yarrow:
==> flow/design.v (excerpt) <==
module arbiter_puf #(parameter challenge_size = 8, response_width = 24)
					(input logic [challenge_size-1 : 0] challenge,
					input logic clk, reset,
					output logic [response_width-1 : 0] response);
Size in the first run: roughly 190000 um^2 of cells after synthesis.
clock: 2.15 ns
lec_check: 0
cap_margin: 20
core_aspect_ratio: 0.72
core_margin: 2
core_utilization: 72
cts_cluster_size: 57
hold_slack_margin: 0.29
place_density_lb_addon: 0.05
setup_slack_margin: 0.62
slew_margin: 0
run.sh (not shown) runs the stock make flow with config.mk's settings and CLKGATE_MAP_FILE=.
diff inputs: yarrow => violet
- CTS_CLUSTER_SIZE changed from 57 to 19
- SLEW_MARGIN changed from 0 to 20
- CORE_ASPECT_RATIO removed (was 0.72)
- HOLD_SLACK_MARGIN removed (was 0.29)
- PLACE_DENSITY_LB_ADDON changed from 0.05 to 0.0
- CTS_CLUSTER_DIAMETER newly set to 359
==> comparison <==
violet against yarrow: non-clock buffer count in the final layout rose about 2.6%; core utilization saw a decrease; maximum frequency increased 7.5%; quantity of hold-fixing buffers added after cts now smaller.
Routed wire in violet totals less than in yarrow.
Comparing yarrow and violet, the higher placer congestion estimate was measured on yarrow.
Die size of violet is on par with yarrow.
Combinational power (higher): violet
Detailed-routed wire length on met2 grows by a few percent when moving from yarrow to violet.
yarrow has higher largest fanout on the critical path than violet.
Input changes introduced in pepper (baseline for comparison: violet):
- CTS_CLUSTER_DIAMETER now 227, was 359
- ABC_AREA now 1, previously not set
- CTS_CLUSTER_SIZE no longer set, was 19
- SETUP_SLACK_MARGIN no longer set, was 0.62
- PLACE_DENSITY_LB_ADDON no longer set, was 0.0
[summary]
The final layouts of violet and pepper pass the timing, design-rule and antenna checks.
Against violet as the reference, pepper delivers a higher setup slack on the worst flop-to-flop path.
Summary — later-pin clock latency in the skew report, pepper relative to violet: higher, by 0.04 ns.
Changes observed in pepper relative to violet: post-cts resize count went down, total vias in the final route saw an increase, number of nets at floorplan has increased, final worst hold slack decreased by 0.033 ns relative to the old numbers.
What nickel does differently from pepper at the input level:
- a change of CAP_MARGIN from 20 to 5
- an added SETUP_SLACK_MARGIN of 0.62
- an added HOLD_SLACK_MARGIN of 0.29
- a deleted CTS_CLUSTER_DIAMETER that had been 227
- a change of SLEW_MARGIN from 20 to 40
- an added PLACE_DENSITY_LB_ADDON of 0.0
- an added CORE_ASPECT_RATIO of 0.72
- a deleted ABC_AREA that had been 1
- an added CTS_CLUSTER_SIZE of 57
nickel ended up with met4 as its top routing layer in use; pepper ended up with met5. Against pepper, nickel reports a relative slew slack that is lower. Against pepper as the reference, nickel delivers a lower multi-input gate count. In the flow results for pepper and nickel, the fraction of the cycle the final worst path needs is smaller on nickel. Worst setup path startpoint: response[20]$_DFFE_PN0P_ -> pepper, en$_DFFE_PN0P_ -> nickel. ~same core utilization in pepper and nickel. Of pepper and nickel, the higher critical path depth belongs to nickel. For nickel, the start-to-end type of the worst setup path was reg -> reg, unlike pepper, where it was reg -> out. nickel ended up with a lower global-route wire length before repair than pepper did. Count of hold-fix buffers inserted at cts: nickel > pepper. Compared to pepper, nickel has worst setup slack 0.18 ns higher. After detailed routing, pepper needs more wire than nickel.
Here is what was changed in the inputs of xenon compared with nickel.
- GPL_ROUTABILITY_DRIVEN newly set to 0
- ABC_AREA newly set to 1
- CTS_CLUSTER_DIAMETER newly set to 362
- PLACE_DENSITY_LB_ADDON changed from 0.0 to 0.01
- CORE_ASPECT_RATIO removed (was 0.72)
- SETUP_SLACK_MARGIN changed from 0.62 to 0.57
- CTS_CLUSTER_SIZE changed from 57 to 15
- CAP_MARGIN changed from 5 to 0
Findings:
- Diff nickel -> xenon | clock buffer count from CTS | down by more than 10%
- met1 as the layer with the highest usage after global routing was reported by nickel, and met2 by xenon.
- Of xenon and nickel, the higher clock-buffer cell count belongs to nickel.
- Route | xenon vs nickel | wire shorter in xenon
- [compare] base=nickel new=xenon: synthesized area roughly the same, global-route wire length before repair lower, setup slack roughly the same.
Relative to xenon, the following input files were edited for willow:
- PLACE_DENSITY_LB_ADDON changed from 0.01 to 0.0
- CELL_PAD_IN_SITES_DETAIL_PLACEMENT newly set to 0
- ABC_AREA removed (was 1)
- CELL_PAD_IN_SITES_GLOBAL_PLACEMENT newly set to 0
- MAX_ROUTING_LAYER newly set to met5
- CTS_CLUSTER_DIAMETER removed (was 362)
- HOLD_SLACK_MARGIN removed (was 0.29)
- SETUP_SLACK_MARGIN changed from 0.57 to 0.63
- MIN_ROUTING_LAYER newly set to met1
- GPL_ROUTABILITY_DRIVEN removed (was 0)
- CAP_MARGIN changed from 0 to 15
- GPL_TIMING_DRIVEN newly set to 1
- CTS_CLUSTER_SIZE changed from 15 to 70
[summary]
Cmp willow and xenon / count of inverters other than clock inverters in the layout / higher: xenon. Summary: final period demand of the worst path, willow worse than xenon. Looking only at cell depth of the worst min-delay path, and setting everything else aside, the lower value of willow and xenon goes to willow. Comparing willow with xenon, the arithmetic-cell share of the synthesized area counting full adders, half adders and majority gates came out essentially unchanged. willow leaves less setup margin than xenon. willow: setup skew after layout is 0.014 ns higher than what xenon reported. willow ended up with sky130_fd_sc_hd__dfrtp_4 as its library cell contributing the largest single delay on the critical path; xenon ended up with sky130_fd_sc_hd__dfrtp_1. Clock network power share is lower on xenon.
No activity file was given, so power comes from the tool's default toggle rates.
